== north ==
==> flow/design.v (excerpt) <==
module stopwatch(clk, rst, btnS, btnR, sw, an, seg);
input clk;
input rst;
input btnS, btnR;
input [7:0] sw;
output reg [3:0] an;
output reg [7:0] seg;
reg [3:0] seg_value;
wire [3:0] seg3, seg2, seg1, seg0;
reg adj_sec;
reg adj;
reg digits_on;
wire one_hz_clk;
wire two_hz_clk;
wire segment_clk;
wire blink_clk;
wire debounce_clk;
wire one_hz_rise;
wire two_hz_rise;
wire segment_rise;
wire blink_rise;
wire debounce_rise;
reg [31:0] sec_counter;
reg [1:0] seg_index;
clock #(.start_time(0), .end_time(200)) my_one_hz_clk(.in(clk), .rst(rst), .out(one_hz_clk), .rise(one_hz_rise));
clock #(.start_time(0), .end_time(100)) my_two_hz_clk(.in(clk), .rst(rst), .out(two_hz_clk), .rise(two_hz_rise));
clock #(.start_time(0), .end_time(4)) my_segment_clk(.in(clk), .rst(rst), .out(segment_clk), .rise(segment_rise));
clock #(.start_time(0), .end_time(20)) my_blink_clk(.in(clk), .rst(rst), .out(blink_clk), .rise(blink_rise));
clock #(.start_time(0), .end_time(10)) my_debounce_clk(.in(clk), .rst(rst), .out(debounce_clk), .rise(debounce_rise));
wire [1:0] next_index = seg_index + 2'd1;
assign seg0 = (sec_counter % 60)  % 10;
  ...
clock: 30.0 ns
lec_check: 0
cap_margin: 20
core_aspect_ratio: 0.5
core_margin: 8
core_utilization: 61
place_density: 0.78
slew_margin: 20
run.sh (not shown) runs the stock make flow with config.mk's settings and CLKGATE_MAP_FILE=.
north | status: complete | timing, DRC, antenna: pass
## Diff of input files: south against north
- CORE_ASPECT_RATIO removed (was 0.5)
- CORE_MARGIN changed from 8 to 2
- PLACE_DENSITY removed (was 0.78)
- CORE_UTILIZATION changed from 61 to 40
Notes after the runs:
Diff north..south | storage element area | unchanged. Diff north -> south: delay contributed by the slowest stage of the critical path neither gained nor lost much, shortest period the worst path allows lost 360 ps.
Here is what was changed in the inputs of east compared with south.
- CORE_UTILIZATION changed from 40 to 61
- CORE_MARGIN changed from 2 to 8
- PLACE_DENSITY newly set to 0.78
- SETUP_SLACK_MARGIN newly set to -1.72
- CORE_ASPECT_RATIO newly set to 0.5
### Flow results
- The worst setup skew after layout number comes out higher for east vs south.
- Setup slack: east less than south
- Wire: east routes less than south
Input-level comparison between west and east:
- SETUP_SLACK_MARGIN: -1.72 -> unset
- TNS_END_PERCENT: unset -> 5
- PLACE_DENSITY: 0.78 -> unset
- CORE_UTILIZATION: 61 -> 66
- CORE_ASPECT_RATIO: 0.5 -> unset
- CORE_MARGIN: 8 -> 2
- MAX_ROUTING_LAYER: unset -> met4
- the clock period (ns, I/O delays scaled along): 30.0 -> 19.0
Notes after the runs:
west | ERROR | 5_1_grt
The chip width in west is 0.66 times that in east.
west -> east: depth of the CTS H-tree delta 0, exact match
Summary of west over east: total die area dropped about 17%; number of gates resized after cts picked up an extra 127.
From west to east, total of buffers placed on input and output ports did not move at all.
Compared with east, number of rows in the core area in west increased by more than a quarter.
Row post-DP HPWL: west higher / east lower
Where core footprint is concerned, east is outperformed by west.
The number of flops mapped to enable cells by yosys on east is in line with that on west.
Starting density of the core: west vs east up 4.7 points
The higher placed cell area of west and east is in west.
For middle, these inputs were changed with respect to west:
- clearing MAX_ROUTING_LAYER, which used to be met4
- clearing TNS_END_PERCENT, which used to be 5
- putting CTS_CLUSTER_DIAMETER at 373 where nothing was set
- putting CTS_CLUSTER_SIZE at 54 where nothing was set
middle: aborted in 5_1_grt (tool error). Reported for middle and west, cell count listed in synth_stat.txt turned out identical to the last digit. Relative to west, the number of setup buffers added after CTS measured on middle has increased by more than 100%. The HPWL reported at the end of detailed placement of middle was superior to that of west. From west to middle, fraction of the yosys area taken by sequential cells did not move at all. Worst slack at placement: middle and west compared, lower one is middle.
